## fpga3
module fpga3(
    input [3:0] SW,
    input rot_A, input rot_B, input rot_dwn,
    input BTN0, input BTN1, input BTN2,
    input reset, input clk,
    output [7:0] LED,
	 output R, output G, output B,
	 output h_sync, output v_sync
    );
reg[10:0] H_scan,V_scan;
wire H_on , V_on;
wire[10:0] X_pix , Y_pix;
reg RR , GG , BB;
reg[2:0] pattn;
reg[3:0] rot_indx;
reg[19:0] debcnt;
reg scal2;
wire scal1,scal_change;
reg[2:0] pattn_scal;
reg dett_A,dett_B,deb_A,deb_B,deb_AA;
wire[10:0] RAD;
reg[10:0] X_cntr;
wire R210,R220,R230,R240,R250,R212,R214,R216 ;
wire G210,G220,G230,G240,G250,G212,G214,G216;
wire B210,B220,B230,B240,B250,B212,B214,B216;
always@(posedge reset or posedge clk)
	if(reset)
		H_scan<= 11'h000;
	else if(H_scan== 11'd1040)
		H_scan<= 11'h001;
	else
		H_scan<= H_scan+11'h001; 
always@(posedge reset or posedge clk)
	if(reset)
		V_scan<= 11'h000;
	else if(V_scan== 11'd666 && H_scan== 11'd1040 )
		V_scan<= 11'h001;
	else if(H_scan== 11'd1040)
		V_scan<= V_scan+11'h001; 
	else
		V_scan<= V_scan;
assign  H_on= (H_scan>= 11'd0105 && H_scan<= 11'd0904);
assign  V_on= (V_scan>= 11'd0023 && V_scan<= 11'd0622);
assign  h_sync= ~(H_scan>= 11'd0921 && H_scan<= 11'd1040);
assign  v_sync= ~(V_scan>= 11'd0659 && V_scan<= 11'd0666);
assign  X_pix= (H_scan>=11'd0105 && H_scan<=11'd0904)? H_scan - 11'd0105 : 11'd0000;
assign  Y_pix= (V_scan>=11'd0023 && V_scan<=11'd0622)? V_scan - 11'd0023 : 11'd0000;
assign  R= RR;
assign  G= GG;            			  
assign  B= BB;
always@(*)
	if(~H_on || ~V_on || ~SW[0])
		RR=1'b0;
	else if(pattn==3'b001 && ((X_pix>=11'd0001 && X_pix<=11'd0300) || (X_pix>=11'd0601 && X_pix<=11'd0700)))
		RR= 1'b1;
	else if(pattn==3'b010)
		case({pattn_scal, rot_indx})  
			7'b0010000,7'b0010100:RR= R210;
			7'b0010001,7'b0010101:RR= R212; 
			7'b0010010,7'b0010110:RR= R214;
			7'b0010011,7'b0010111:RR= R216;
  ...
Settings: LEC_CHECK=0, ABC_AREA=1, CAP_MARGIN=5, CELL_PAD_IN_SITES_GLOBAL_PLACEMENT=1, CORE_ASPECT_RATIO=0.5, CORE_MARGIN=2, CORE_UTILIZATION=45, CTS_CLUSTER_DIAMETER=337, CTS_CLUSTER_SIZE=98, GPL_ROUTABILITY_DRIVEN=0, PLACE_DENSITY=0.43, SLEW_MARGIN=20, TNS_END_PERCENT=35; clock period 50.0 ns.
run.sh (not shown) runs the stock make flow with config.mk's settings and CLKGATE_MAP_FILE=.
==> next run, changes <==
ABC_AREA = unset   (was 1)
CAP_MARGIN = 20   (was 5)
CORE_ASPECT_RATIO = unset   (was 0.5)
CORE_UTILIZATION = 68   (was 45)
CTS_CLUSTER_DIAMETER = unset   (was 337)
CTS_CLUSTER_SIZE = unset   (was 98)
GPL_ROUTABILITY_DRIVEN = unset   (was 0)
PLACE_DENSITY = unset   (was 0.43)
PLACE_DENSITY_LB_ADDON = 0.15   (was unset)
SLEW_MARGIN = 15   (was 20)
What happened: This time the run ended with an error in global placement without I/O (3_1_place_gp_skip_io); synthesized cell count drops by 17%; synthesized area drops by 3.7%; die size drops by 36%.
==> next run, changes <==
CELL_PAD_IN_SITES_GLOBAL_PLACEMENT = unset   (was 1)
CORE_UTILIZATION = 40   (was 68)
PLACE_DENSITY_LB_ADDON = unset   (was 0.15)
SLEW_MARGIN = 20   (was 15)
TNS_END_PERCENT = unset   (was 35)
After rerunning: Now the flow completed without violations; area after synthesis stays the same; die area rose by 69%; synthesized cell count is unchanged.
==> next run, changes <==
ABC_AREA = 1   (was unset)
CAP_MARGIN = 0   (was 20)
CELL_PAD_IN_SITES_GLOBAL_PLACEMENT = 3   (was unset)
CORE_UTILIZATION = 21   (was 40)
GPL_ROUTABILITY_DRIVEN = 0   (was unset)
MAX_ROUTING_LAYER = met4   (was unset)
PLACE_DENSITY_LB_ADDON = 0.15   (was unset)
SLEW_MARGIN = 15   (was 20)
TNS_END_PERCENT = 35   (was unset)
=> The changed run ran to the end with no violations. Synthesized cell count is higher by about a fifth. Cell count is higher by well over a third. Final area is higher by a little under a tenth. Die area is higher by well over a third.
==> next run, changes <==
CAP_MARGIN = 40   (was 0)
CELL_PAD_IN_SITES_GLOBAL_PLACEMENT = unset   (was 3)
CORE_ASPECT_RATIO = 0.5   (was unset)
CORE_UTILIZATION = 57   (was 21)
CTS_CLUSTER_DIAMETER = 333   (was unset)
CTS_CLUSTER_SIZE = 100   (was unset)
MAX_ROUTING_LAYER = unset   (was met4)
PLACE_DENSITY = 0.86   (was unset)
PLACE_DENSITY_LB_ADDON = unset   (was 0.15)
SLEW_MARGIN = 20   (was 15)
TNS_END_PERCENT = 5   (was 35)
The new run went through all stages and came out clean.
Global-route usage grows by 13 points.
Sequential cell count stays the same.
Utilization goes up by 37 points.
Worst setup slack improved by 0.91 ns.
Area after synthesis is unchanged.
==> next run, changes <==
CAP_MARGIN = 5   (was 40)
CELL_PAD_IN_SITES_GLOBAL_PLACEMENT = 1   (was unset)
CORE_ASPECT_RATIO = unset   (was 0.5)
CORE_UTILIZATION = 26   (was 57)
CTS_CLUSTER_DIAMETER = 337   (was 333)
CTS_CLUSTER_SIZE = 98   (was 100)
PLACE_DENSITY = 0.43   (was 0.86)
TNS_END_PERCENT = 35   (was 5)
Routed wire length came out higher by 36%.
Design area rises by 3.4%.
Via count shrinks by 6.3%.

========
fpga3 again, from the RTL that the note above started with.
clock: 26.9 ns
lec_check: 0
abc_area: 1
cap_margin: 5
core_aspect_ratio: 0.9
core_margin: 2
core_utilization: 72
cts_cluster_diameter: 233
max_routing_layer: met4
place_density: 0.63
setup_slack_margin: 3.13
slew_margin: 20
The baseline produced a layout that fails on negative setup slack.
Rerun with:
Settings changed: CAP_MARGIN 5 to 20, CELL_PAD_IN_SITES_GLOBAL_PLACEMENT from default to 0, CORE_ASPECT_RATIO 0.9 to 0.92, CTS_CLUSTER_DIAMETER 233 to 211, CTS_CLUSTER_SIZE from default to 100, GPL_TIMING_DRIVEN from default to 1, HOLD_SLACK_MARGIN from default to 0.29, PLACE_DENSITY 0.63 to default, PLACE_DENSITY_LB_ADDON from default to 0.06, SETUP_SLACK_MARGIN 3.13 to 2.31, TNS_END_PERCENT from default to 35.
Effect: The changed run produced a layout that fails on negative setup slack. Sequential cell count does not change. Area after synthesis does not change. Sequential share of layout area hardly moves. Setup slack gets worse by 0.045 ns.
Rerun with:
Settings changed: CELL_PAD_IN_SITES_GLOBAL_PLACEMENT 0 to default, CORE_ASPECT_RATIO 0.92 to default, CTS_CLUSTER_DIAMETER 211 to 233, CTS_CLUSTER_SIZE 100 to default, GPL_TIMING_DRIVEN 1 to default, HOLD_SLACK_MARGIN 0.29 to default, MAX_ROUTING_LAYER met4 to default, PLACE_DENSITY_LB_ADDON 0.06 to default, SETUP_SLACK_MARGIN 2.31 to default, TNS_END_PERCENT 35 to default.
Clock period 26.9 ns to 34.1 ns, I/O delays scaled along.
What happened: Now the flow passed the timing, DRC and antenna checks. Synthesized area does not change. Utilization shrinks by 3.0 points. Setup slack gains 1.9 ns. Final area shrinks by 4.3%. Count of clock-buffer cells in the layout grows by 2. Non-clock buffer count shrinks by 218. Final cell count shrinks by 3.3%. Routed wire length shrinks by 3.8%. Synthesized cell count does not change.
Rerun with:
Settings changed: ABC_AREA 1 to default, CORE_UTILIZATION 72 to 48, CTS_CLUSTER_DIAMETER 233 to default.
Clock period 34.1 ns to 48.5 ns, I/O delays scaled along.
Effect: The new run completed with no timing, DRC or antenna violations; core utilization is lower by 26 points; cell count is lower by 10%; first-iteration DRC count is lower by 35%; global-route usage is lower by 13 points.
